==> run a: inputs <==
==> flow/design.v <==
module softmax_4 (
    input wire clk,
    input wire reset,
    input wire start,
    input wire [15:0] in0, in1, in2, in3,     
    output reg [7:0] out0, out1, out2, out3, 
    output reg done
);
    parameter IDLE = 2'd0, EXP = 2'd1, DIVIDE = 2'd2, DONE = 2'd3;
    reg [1:0] state;
    reg [15:0] exp0, exp1, exp2, exp3;
    wire [17:0] sum_exp;
    reg [7:0] result0, result1, result2, result3;
    always @(posedge clk or posedge reset) begin
        if (reset)
            state <= IDLE;
        else begin
            case (state)
                IDLE:    state <= (start) ? EXP : IDLE;
                EXP:     state <= DIVIDE;
                DIVIDE:  state <= DONE;
                DONE:    state <= IDLE;
                default: state <= IDLE;
            endcase
        end
    end
    wire [31:0] x_sq0, x_sq1, x_sq2, x_sq3;
    assign x_sq0 = in0 * in0;
    assign x_sq1 = in1 * in1;
    assign x_sq2 = in2 * in2;
    assign x_sq3 = in3 * in3;
    assign sum_exp = exp0 + exp1 + exp2 + exp3;
    always @(posedge clk) begin
        if (reset) begin
            exp0 <= 0; exp1 <= 0; exp2 <= 0; exp3 <= 0;
            done <= 0;
        end else begin
            case (state)
                EXP: begin
                    exp0 <= 16'd256 + in0 + (x_sq0 >> 9);
                    exp1 <= 16'd256 + in1 + (x_sq1 >> 9);
                    exp2 <= 16'd256 + in2 + (x_sq2 >> 9);
                    exp3 <= 16'd256 + in3 + (x_sq3 >> 9);
                end
                DIVIDE: begin
                    if (sum_exp != 0) begin
                        result0 <= ({8'd0, exp0} * 24'd255) / sum_exp;
                        result1 <= ({8'd0, exp1} * 24'd255) / sum_exp;
                        result2 <= ({8'd0, exp2} * 24'd255) / sum_exp;
                        result3 <= ({8'd0, exp3} * 24'd255) / sum_exp;
                    end else begin
                        result0 <= 0;
                        result1 <= 0;
                        result2 <= 0;
                        result3 <= 0;
                    end
                end
                DONE: begin
                    out0 <= result0;
                    out1 <= result1;
                    out2 <= result2;
                    out3 <= result3;
                    done <= 1;
                end
                default: begin
                    done <= 0;
                end
            endcase
        end
    end
endmodule
==> flow/run.sh <==
#!/bin/bash
# the make line also repeats each setting of config.mk as NAME=value (left out here)
make -C /OpenROAD-flow-scripts/flow DESIGN_CONFIG=/design/flow/config.mk WORK_HOME=/design/flow/orfs CLKGATE_MAP_FILE= finish
==> flow/config.mk <==
export PLATFORM = sky130hd
export DESIGN_NAME = softmax_4
export DESIGN_NICKNAME = softmax_4
export VERILOG_FILES = /design/flow/design.v
export SDC_FILE = /design/flow/constraint.sdc
export NUM_CORES = 4
export LEC_CHECK = 0
export ABC_AREA = 1
export CAP_MARGIN = 15
export CORE_MARGIN = 2
export CORE_UTILIZATION = 72
export CTS_CLUSTER_DIAMETER = 371
export CTS_CLUSTER_SIZE = 98
export HOLD_SLACK_MARGIN = -0.09
export SLEW_MARGIN = 20
==> flow/constraint.sdc <==
create_clock -name core_clock -period 27.6 [get_ports {clk}]
set_input_delay 5.5200 -clock core_clock [delete_from_list [all_inputs] [get_ports {clk}]]
set_output_delay 5.5200 -clock core_clock [all_outputs]
set_load 0.01 [all_outputs]
==> run b: changes against run a <==
==> flow/config.mk (replaced) <==
export PLATFORM = sky130hd
export DESIGN_NAME = softmax_4
export DESIGN_NICKNAME = softmax_4
export VERILOG_FILES = /design/flow/design.v
export SDC_FILE = /design/flow/constraint.sdc
export NUM_CORES = 4
export LEC_CHECK = 0
export CAP_MARGIN = 20
export CORE_MARGIN = 2
export CORE_UTILIZATION = 57
export SLEW_MARGIN = 20
==> flow/constraint.sdc (replaced) <==
create_clock -name core_clock -period 49.1 [get_ports {clk}]
set_input_delay 9.8200 -clock core_clock [delete_from_list [all_inputs] [get_ports {clk}]]
set_output_delay 9.8200 -clock core_clock [all_outputs]
set_load 0.01 [all_outputs]
==> run c: changes against run a <==
==> flow/config.mk (replaced) <==
export PLATFORM = sky130hd
export DESIGN_NAME = softmax_4
export DESIGN_NICKNAME = softmax_4
export VERILOG_FILES = /design/flow/design.v
export SDC_FILE = /design/flow/constraint.sdc
export NUM_CORES = 4
export LEC_CHECK = 0
export ABC_AREA = 1
export CAP_MARGIN = 20
export CORE_MARGIN = 2
export CORE_UTILIZATION = 59
export SLEW_MARGIN = 20
==> flow/constraint.sdc (replaced) <==
create_clock -name core_clock -period 45.8 [get_ports {clk}]
set_input_delay 9.1600 -clock core_clock [delete_from_list [all_inputs] [get_ports {clk}]]
set_output_delay 9.1600 -clock core_clock [all_outputs]
set_load 0.01 [all_outputs]
==> run d: changes against run a <==
==> flow/config.mk (replaced) <==
export PLATFORM = sky130hd
export DESIGN_NAME = softmax_4
export DESIGN_NICKNAME = softmax_4
export VERILOG_FILES = /design/flow/design.v
export SDC_FILE = /design/flow/constraint.sdc
export NUM_CORES = 4
export LEC_CHECK = 0
export CAP_MARGIN = 20
export CORE_MARGIN = 2
export CORE_UTILIZATION = 70
export CTS_CLUSTER_SIZE = 36
export SLEW_MARGIN = 20
==> flow/constraint.sdc (replaced) <==
create_clock -name core_clock -period 17.0 [get_ports {clk}]
set_input_delay 3.4000 -clock core_clock [delete_from_list [all_inputs] [get_ports {clk}]]
set_output_delay 3.4000 -clock core_clock [all_outputs]
set_load 0.01 [all_outputs]
==> impl_metrics.yaml <==
# generated from flow reports
outcome:
  error: "[ERROR DPL-0033] detailed placement checks failed during check placement."
  lastStage: "clock tree synthesis"
  outcome: "did not finish"
placed_design:
  gp_congestion: 1.06
yosys:
  yosysTopAreaCellShare_pct: 21.8
  ys_area_um2: 98500
  yosys_cells: 12300
  synthCells: 12300
  ys_seq_share_pct: 3.37
die:
  die_w_um: 379
  fp_util_pct: 70.6
That was run d.
==> impl_metrics.yaml <==
# generated from flow reports
yosys:
  synthCells: 14500
  yosysTopAreaCellShare_pct: 21.4
  ys_seq_share_pct: 3.31
die:
  die_w_um: 377
outcome:
  outcome: "did not finish"
  error: "Error: detail_place.tcl, 38 bad optional access"
  lastStage: "detailed placement"
placed_design:
  gp_congestion: 1.03
That was run a.
==> impl_metrics.yaml <==
# generated from flow reports
outcome:
  outcome: "did not finish"
  lastStage: "global routing"
  error: "[ERROR GRT-0116] Global routing finished with congestion. Check the congestion regions in the DRC Viewer."
placed_design:
  gp_congestion: 0.991
  dpl_cell_area_um2: 133000
yosys:
  yosys_cells: 14500
  ys_seq_share_pct: 3.31
  synthCells: 14500
die:
  die_w_um: 416
  fp_util_pct: 59.3
That was run c.
==> impl_metrics.yaml <==
# implementation run metrics
yosys:
  ys_area_um2: 98500
  ys_seq_share_pct: 3.37
timing:
  finalSetupViolCount: 8
  setup_ws_ps: -4450
outcome:
  violatedChecks: "setup timing"
  outcome: "finished with violations"
die:
  fp_util_pct: 57.4
That was run b.
